// simon2share
module simon2share(clk, data_ina, data_inb, data_rdy, cipher_out, Done);
For scale: roughly 4000 cells after synthesis, about 520 flip-flops, ~130 I/O pins, about 33000 um2 of cells after synthesis.
Settings: LEC_CHECK=0, ABC_AREA=1, CAP_MARGIN=15, CELL_PAD_IN_SITES_GLOBAL_PLACEMENT=0, CORE_MARGIN=2, CORE_UTILIZATION=72, CTS_CLUSTER_DIAMETER=323, CTS_CLUSTER_SIZE=14, MAX_ROUTING_LAYER=met5, PLACE_DENSITY_LB_ADDON=0.02, SETUP_SLACK_MARGIN=0.72, SLEW_MARGIN=20; clock period 2.5 ns.
run.sh (not shown) runs the stock make flow with config.mk's settings and CLKGATE_MAP_FILE=.
The starting point finished but fails on negative setup slack.
Next try:
==> flow/config.mk (replaced) <==
export PLATFORM = sky130hd
export DESIGN_NAME = simon2share
export DESIGN_NICKNAME = simon2share
export VERILOG_FILES = /design/flow/design.v
export SDC_FILE = /design/flow/constraint.sdc
export NUM_CORES = 4
export LEC_CHECK = 0
export ABC_AREA = 1
export CAP_MARGIN = 0
export CORE_MARGIN = 2
export CORE_UTILIZATION = 72
export CTS_CLUSTER_SIZE = 95
export PLACE_DENSITY = 0.6
export SETUP_SLACK_MARGIN = -0.12
export SLEW_MARGIN = 20
==> flow/constraint.sdc (replaced) <==
create_clock -name core_clock -period 2.19 [get_ports {clk}]
set_input_delay 0.4380 -clock core_clock [delete_from_list [all_inputs] [get_ports {clk}]]
set_output_delay 0.4380 -clock core_clock [all_outputs]
set_load 0.01 [all_outputs]
The changed run finished with negative setup slack left.
Routed wire length goes up slightly.
Cell area increases slightly.
Non-clock buffer count came out higher by 80.
Clock skew is lower by 0.0049 ns.
Sequential cell count stays the same.
Sequential share of layout area went down by 0.80 points.
Via count came out higher slightly.
Die size is unchanged.
Next try:
--- a/flow/config.mk
+++ b/flow/config.mk
@@ -7,3 +7,2 @@
 export LEC_CHECK = 0
-export ABC_AREA = 1
 export CAP_MARGIN = 0
@@ -11,5 +10,6 @@
 export CORE_UTILIZATION = 72
-export CTS_CLUSTER_SIZE = 95
-export PLACE_DENSITY = 0.6
-export SETUP_SLACK_MARGIN = -0.12
+export CTS_CLUSTER_DIAMETER = 29
+export CTS_CLUSTER_SIZE = 50
+export PLACE_DENSITY = 0.41
+export SETUP_SLACK_MARGIN = 0.39
 export SLEW_MARGIN = 20
==> flow/constraint.sdc (replaced) <==
create_clock -name core_clock -period 2.58 [get_ports {clk}]
set_input_delay 0.5160 -clock core_clock [delete_from_list [all_inputs] [get_ports {clk}]]
set_output_delay 0.5160 -clock core_clock [all_outputs]
set_load 0.01 [all_outputs]
=> The new run finished but fails on negative setup slack. Worst hold slack is better by 0.039 ns. Total power rises by 14%. Via count came out lower by 10%. Die area went down by 2.2%. Core utilization came out higher by 5.0 points. Setup slack gains 0.34 ns. Combinational power came out higher by about 10%. Count of clock-buffer cells in the layout rises by 68. Final area goes up by 4.8%.
Next try:
==> flow/config.mk (replaced) <==
export PLATFORM = sky130hd
export DESIGN_NAME = simon2share
export DESIGN_NICKNAME = simon2share
export VERILOG_FILES = /design/flow/design.v
export SDC_FILE = /design/flow/constraint.sdc
export NUM_CORES = 4
export LEC_CHECK = 0
export CAP_MARGIN = 20
export CORE_MARGIN = 9
export CORE_UTILIZATION = 72
export GPL_TIMING_DRIVEN = 0
export SLEW_MARGIN = 20
==> flow/constraint.sdc (replaced) <==
create_clock -name core_clock -period 5.0 [get_ports {clk}]
set_input_delay 1.0000 -clock core_clock [delete_from_list [all_inputs] [get_ports {clk}]]
set_output_delay 1.0000 -clock core_clock [all_outputs]
set_load 0.01 [all_outputs]
=> This time the run passed the timing, design-rule and antenna checks; design area fell by a little under a tenth; critical path depth goes down by 2; power falls by well over a third; worst setup slack improved by 0.39 ns; worst hold slack is better by 0.41 ns; non-clock buffer count rises by 84; clock-buffer cell count went down by 73; sequential cell count stays the same; core utilization came out lower by 6.4 points; routed wire length goes down by roughly a tenth.

========
Starting RTL as in the previous note.
Design simon2share, start of the top module:
module simon2share(clk, data_ina, data_inb, data_rdy, cipher_out, Done);
==> flow/config.mk <==
export PLATFORM = sky130hd
export DESIGN_NAME = simon2share
export DESIGN_NICKNAME = simon2share
export VERILOG_FILES = /design/flow/design.v
export SDC_FILE = /design/flow/constraint.sdc
export NUM_CORES = 4
export LEC_CHECK = 0
export CAP_MARGIN = 20
export CORE_MARGIN = 2
export CORE_UTILIZATION = 61
export PLACE_DENSITY = 0.6
export SETUP_SLACK_MARGIN = 0.51
export SLEW_MARGIN = 20
==> flow/constraint.sdc <==
create_clock -name core_clock -period 3.86 [get_ports {clk}]
set_input_delay 0.7720 -clock core_clock [delete_from_list [all_inputs] [get_ports {clk}]]
set_output_delay 0.7720 -clock core_clock [all_outputs]
set_load 0.01 [all_outputs]
Next try:
Settings changed: CORE_UTILIZATION 61 to 72, CTS_CLUSTER_SIZE set to 50, PLACE_DENSITY 0.6 to not set, SETUP_SLACK_MARGIN 0.51 to not set, TNS_END_PERCENT set to 65.
Clock period 3.86 ns to 2.53 ns, I/O delays scaled along.
=> The changed run reached the layout checks and failed them: setup timing; routed wire length increases by roughly a tenth; sequential share of layout area goes down by 1.5 points; non-clock buffer count rose by 149; final cell count came out higher slightly; hold slack got worse by 0.34 ns; combinational power went up by well over a third; power increases by well over a third; global-route usage increases by 8.3 points; die size falls by about a fifth; cell area is higher by a few percent; synthesized area does not change.
Next try:
Settings changed: ABC_AREA set to 1, CAP_MARGIN 20 to 0, CTS_CLUSTER_SIZE 50 to not set, PLACE_DENSITY set to 0.6, SETUP_SLACK_MARGIN set to 0.53, TNS_END_PERCENT 65 to not set.
Clock period 2.53 ns to 3.57 ns, I/O delays scaled along.
This time the run finished with timing, DRC and antenna clean.
Non-clock buffer count went down by 114.
Worst setup slack gets better by 0.79 ns.
Sequential cell count is unchanged.
Next try:
Settings changed: ABC_AREA 1 to not set, CAP_MARGIN 0 to 20, CORE_UTILIZATION 72 to 40, SETUP_SLACK_MARGIN 0.53 to not set.
Clock period 3.57 ns to 5.0 ns, I/O delays scaled along.
After rerunning: Area after synthesis is lower by 2.3%; synthesized cell count is lower by 14%; cell count is lower by 2.7%; sequential power is lower by 21%.

========
Starting RTL as in the previous note.
Design simon2share, start of the top module:
module simon2share(clk, data_ina, data_inb, data_rdy, cipher_out, Done);
input clk;
input data_ina, data_inb;
input [1:0] data_rdy;
output [127:0] cipher_out;
output reg Done;
reg [7:0] counter;
wire [63:0] keya, keyb;
always@(posedge clk)
begin
	if(data_rdy==0) begin
		counter <= 0;
	end
	else if(data_rdy ==3) begin			
		counter <= counter + 1;
	end
end
always @(posedge clk) begin
	if(data_rdy == 3 && (counter == 135))
		Done <= 1;			
	else
		Done <= 0;
end
p_datapath mydatapath(.clk(clk), .counter(counter), 
							 .data_ina(data_ina), .data_inb(data_inb),
							 .data_rdy(data_rdy), 
							 .key_ina(keya), .key_inb(keyb), 
							 .cipher_out(cipher_out));
p_keysch10 mykeysch_a(.clk(clk), .counter(counter), 
							 .data_in(data_ina), .data_rdy(data_rdy), .key_out(keya));
p_keysch11 mykeysch_b(.clk(clk), .counter(counter), 
							 .data_in(data_inb), .data_rdy(data_rdy), .key_out(keyb));						 
endmodule
make LEC_CHECK=0 CAP_MARGIN=15 CELL_PAD_IN_SITES_GLOBAL_PLACEMENT=0 CORE_MARGIN=2 CORE_UTILIZATION=71 CTS_CLUSTER_DIAMETER=323 MAX_ROUTING_LAYER=met4 SETUP_SLACK_MARGIN=-0.15 SLEW_MARGIN=20 finish   # period 2.53 ns
The starting point produced a layout that fails on setup timing.
Change:
- CORE_ASPECT_RATIO: not set -> 1.79
- CORE_UTILIZATION: 71 -> 28
- HOLD_SLACK_MARGIN: not set -> 0.01
- PLACE_DENSITY: not set -> 0.77
- SETUP_SLACK_MARGIN: -0.15 -> 0.33
- clock period: 2.53 -> 3.17 ns (I/O delays scaled with it)
Result: Now the flow finished with timing, DRC and antenna clean; first-iteration DRC count is lower by 39%; wire length went up by 7.1%; clock skew climbs by 13 ps; design area grows by 4.3%; non-clock buffer count drops by 25.
Change:
- ABC_AREA: not set -> 1
- CORE_ASPECT_RATIO: 1.79 -> not set
- CORE_UTILIZATION: 28 -> 70
- CTS_CLUSTER_DIAMETER: 323 -> 236
- CTS_CLUSTER_SIZE: not set -> 15
- HOLD_SLACK_MARGIN: 0.01 -> 0.29
- SETUP_SLACK_MARGIN: 0.33 -> -0.03
- clock period: 3.17 -> 1.46 ns (I/O delays scaled with it)
What happened: Now the flow produced a layout that fails on setup timing. Sequential power rises by 75%. Clock-buffer cell count falls by 1. Combinational power rises by 100%. Worst hold slack gets worse by 27 ps. Synthesized cell count rises by 16%. Setup slack gets worse by 1400 ps.
Change:
- ABC_AREA: 1 -> not set
- CAP_MARGIN: 15 -> 20
- CELL_PAD_IN_SITES_GLOBAL_PLACEMENT: 0 -> not set
- CTS_CLUSTER_DIAMETER: 236 -> not set
- CTS_CLUSTER_SIZE: 15 -> 50
- HOLD_SLACK_MARGIN: 0.29 -> not set
- MAX_ROUTING_LAYER: met4 -> not set
- PLACE_DENSITY: 0.77 -> not set
- SETUP_SLACK_MARGIN: -0.03 -> not set
- clock period: 1.46 -> 2.58 ns (I/O delays scaled with it)
The changed run finished with setup timing left.
Sequential share of layout area went up by 1.4 points.
Total power went down by 33%.
Worst setup slack improved by 920 ps.
Change:
- CORE_UTILIZATION: 70 -> 72
- CTS_CLUSTER_SIZE: 50 -> 32
- MAX_ROUTING_LAYER: not set -> met4
- PLACE_DENSITY_LB_ADDON: not set -> 0.0
- SETUP_SLACK_MARGIN: not set -> 0.51
- clock period: 2.58 -> 3.61 ns (I/O delays scaled with it)
Now the flow produced a clean layout.
Global-route usage climbs by 0.78 points.
Cell area is lower by about 5%.
Critical path depth is higher by 1.
Via count came out lower by about 2.7%.
Clock-buffer cell count is higher by 6.
Power is lower by about 30%.
Combinational power falls by about 40%.
Synthesized cell count does not change.
Change:
- CAP_MARGIN: 20 -> 0
- CTS_CLUSTER_DIAMETER: not set -> 373
- CTS_CLUSTER_SIZE: 32 -> 14
- MAX_ROUTING_LAYER: met4 -> not set
- PLACE_DENSITY: not set -> 0.6
- PLACE_DENSITY_LB_ADDON: 0.0 -> not set
- SETUP_SLACK_MARGIN: 0.51 -> not set
- clock period: 3.61 -> 2.5 ns (I/O delays scaled with it)
Effect: The new run finished but failed the layout checks on setup timing. Via count goes up by 4.2%. Design area goes up by 3.2%. Non-clock buffer count goes up by 173.
No activity file was given, so power comes from the tool's default toggle rates.
